## pepper
// Top_FFT
module Top_FFT #(
    parameter   INTEGER_SIZE = 4,
                FRACT_SIZE = 14,
                NFFT = 64
) (
    input       wire                                             clk, rst,
    input       wire                                             start_FFT,
    input       wire    signed  [INTEGER_SIZE+FRACT_SIZE-1:0]    serial_in_r, serial_in_i,
    output      wire    signed  [INTEGER_SIZE+FRACT_SIZE-1:0]    serial_out_r, serial_out_i,
    output      wire                                             end_FFT, data_valid_FFT
);
localparam DATA_WIDTH = INTEGER_SIZE+FRACT_SIZE ;
wire    [$clog2(NFFT)-1:0]        start_stages;
wire    [DATA_WIDTH-1:0]        stage2_in_r, stage2_in_i;
wire    [DATA_WIDTH-1:0]        stage3_in_r, stage3_in_i;
wire    [DATA_WIDTH-1:0]        stage4_in_r, stage4_in_i;
wire    [DATA_WIDTH-1:0]        stage5_in_r, stage5_in_i;
wire    [DATA_WIDTH-1:0]        stage6_in_r, stage6_in_i;
  ...
Size: ~21000 cells after synthesis, roughly 77 I/O pins, about 0.21 mm² of cells after synthesis.
Settings: LEC_CHECK=0, ABC_AREA=1, CAP_MARGIN=10, CORE_MARGIN=2, CORE_UTILIZATION=72, CTS_CLUSTER_DIAMETER=391, CTS_CLUSTER_SIZE=99, PLACE_DENSITY=0.38, SETUP_SLACK_MARGIN=-0.6, SLEW_MARGIN=20; clock period 6.09 ns.
run.sh (not shown) runs the stock make flow with config.mk's settings and CLKGATE_MAP_FILE=.
pepper: aborted in global routing (tool error)
#### Input delta (nickel over pepper)
Settings: CTS_CLUSTER_DIAMETER now 397, was 391; PLACE_DENSITY now 0.6, was 0.38; TNS_END_PERCENT now 5, previously not set; CORE_ASPECT_RATIO now 0.5, previously not set; CAP_MARGIN now 35, was 10; SETUP_SLACK_MARGIN no longer set, was -0.6; the clock period (ns, I/O delays scaled along) now 4.34, was 6.09.
Results
pepper and nickel: no clean run. The log for nickel ends in detailed placement with error DPL-0033, so the run never completed. Comparing nickel against pepper, there is no change at all in number of port buffers. Diff pepper and nickel: site row count higher in pepper. Area fraction in and, or, nand and nor cells delta (nickel -> pepper): insignificant. Reported for pepper and nickel, sequential fraction of the synthesis area turned out identical to the last digit. nickel -> pepper: total of flip-flops plus latches after synthesis delta 0, exact match.
#### Input delta (maple over nickel)
Settings: a deleted CTS_CLUSTER_DIAMETER that had been 397; a change of CTS_CLUSTER_SIZE from 99 to 10; an added SETUP_SLACK_MARGIN of 2.09; a deleted ABC_AREA that had been 1; a deleted CORE_ASPECT_RATIO that had been 0.5; a change of CAP_MARGIN from 35 to 20; a change of the clock period (ns, I/O delays scaled along) from 4.34 to 9.71.
maple finished end to end and its layout was clean on timing, DRC and antenna. Run status, nickel: aborted in detailed placement, error DPL-0033. Diff nickel -> maple: synthesized cell count saw a decrease, initial cell density of the core saw little to no change. Going from nickel to maple, aoi/oai-family share of the synthesized area shrinks by 0.63 points. Changes observed in maple relative to nickel: yosys cell count now sits lower; yosys-reported design area after synthesis fell by about 4%.
Changes in onyx relative to maple:
Settings: SETUP_SLACK_MARGIN removed (was 2.09); CTS_CLUSTER_SIZE removed (was 10); CORE_UTILIZATION changed from 72 to 61; TNS_END_PERCENT removed (was 5); the clock period (ns, I/O delays scaled along) changed from 9.71 to 6.92.
## What came out
Die footprint sits higher in onyx than in maple.
maple → onyx: pin slew with the least headroom to its limit went down 0.18 ns; combined flip-flop and latch cell area held; number of tap cells inserted went up about 20%.
Compared to maple, onyx has post-route minimum period 0.30 ns lower.
| internal portion of total power | onyx vs maple | worse |
Nothing crashed in onyx and all stages finished; the problem is that the final layout failed, the offending checks being setup timing.
For the met3 track demand over resource, onyx came in 5.1 points lower than maple did.
Final cell area: onyx above maple

========
Starting RTL as in the previous note.
export LEC_CHECK = 0
export CAP_MARGIN = 20
export CORE_MARGIN = 2
export CORE_UTILIZATION = 69
export CTS_CLUSTER_SIZE = 11
export PLACE_DENSITY = 0.62
export SLEW_MARGIN = 20
create_clock -name core_clock -period 9.73 [get_ports {clk}]
The first run finished clean.
==> next run, changes <==
--- a/flow/config.mk
+++ b/flow/config.mk
@@ -10,3 +10,2 @@
-export CORE_UTILIZATION = 69
-export CTS_CLUSTER_SIZE = 11
-export PLACE_DENSITY = 0.62
+export CORE_UTILIZATION = 16
+export PLACE_DENSITY = 0.6
==> flow/constraint.sdc (replaced) <==
create_clock -name core_clock -period 12.5 [get_ports {clk}]
set_input_delay 2.5000 -clock core_clock [delete_from_list [all_inputs] [get_ports {clk}]]
set_output_delay 2.5000 -clock core_clock [all_outputs]
set_load 0.01 [all_outputs]
Result:
- wire length drops by roughly a tenth
- register-to-register slack is better by 1.5 ns
- final area climbs by a few percent
- power drops by a quarter to a third
- setup slack is better by 1.5 ns
- utilization drops by 56 points
Power is estimated from default activity; no workload was simulated.
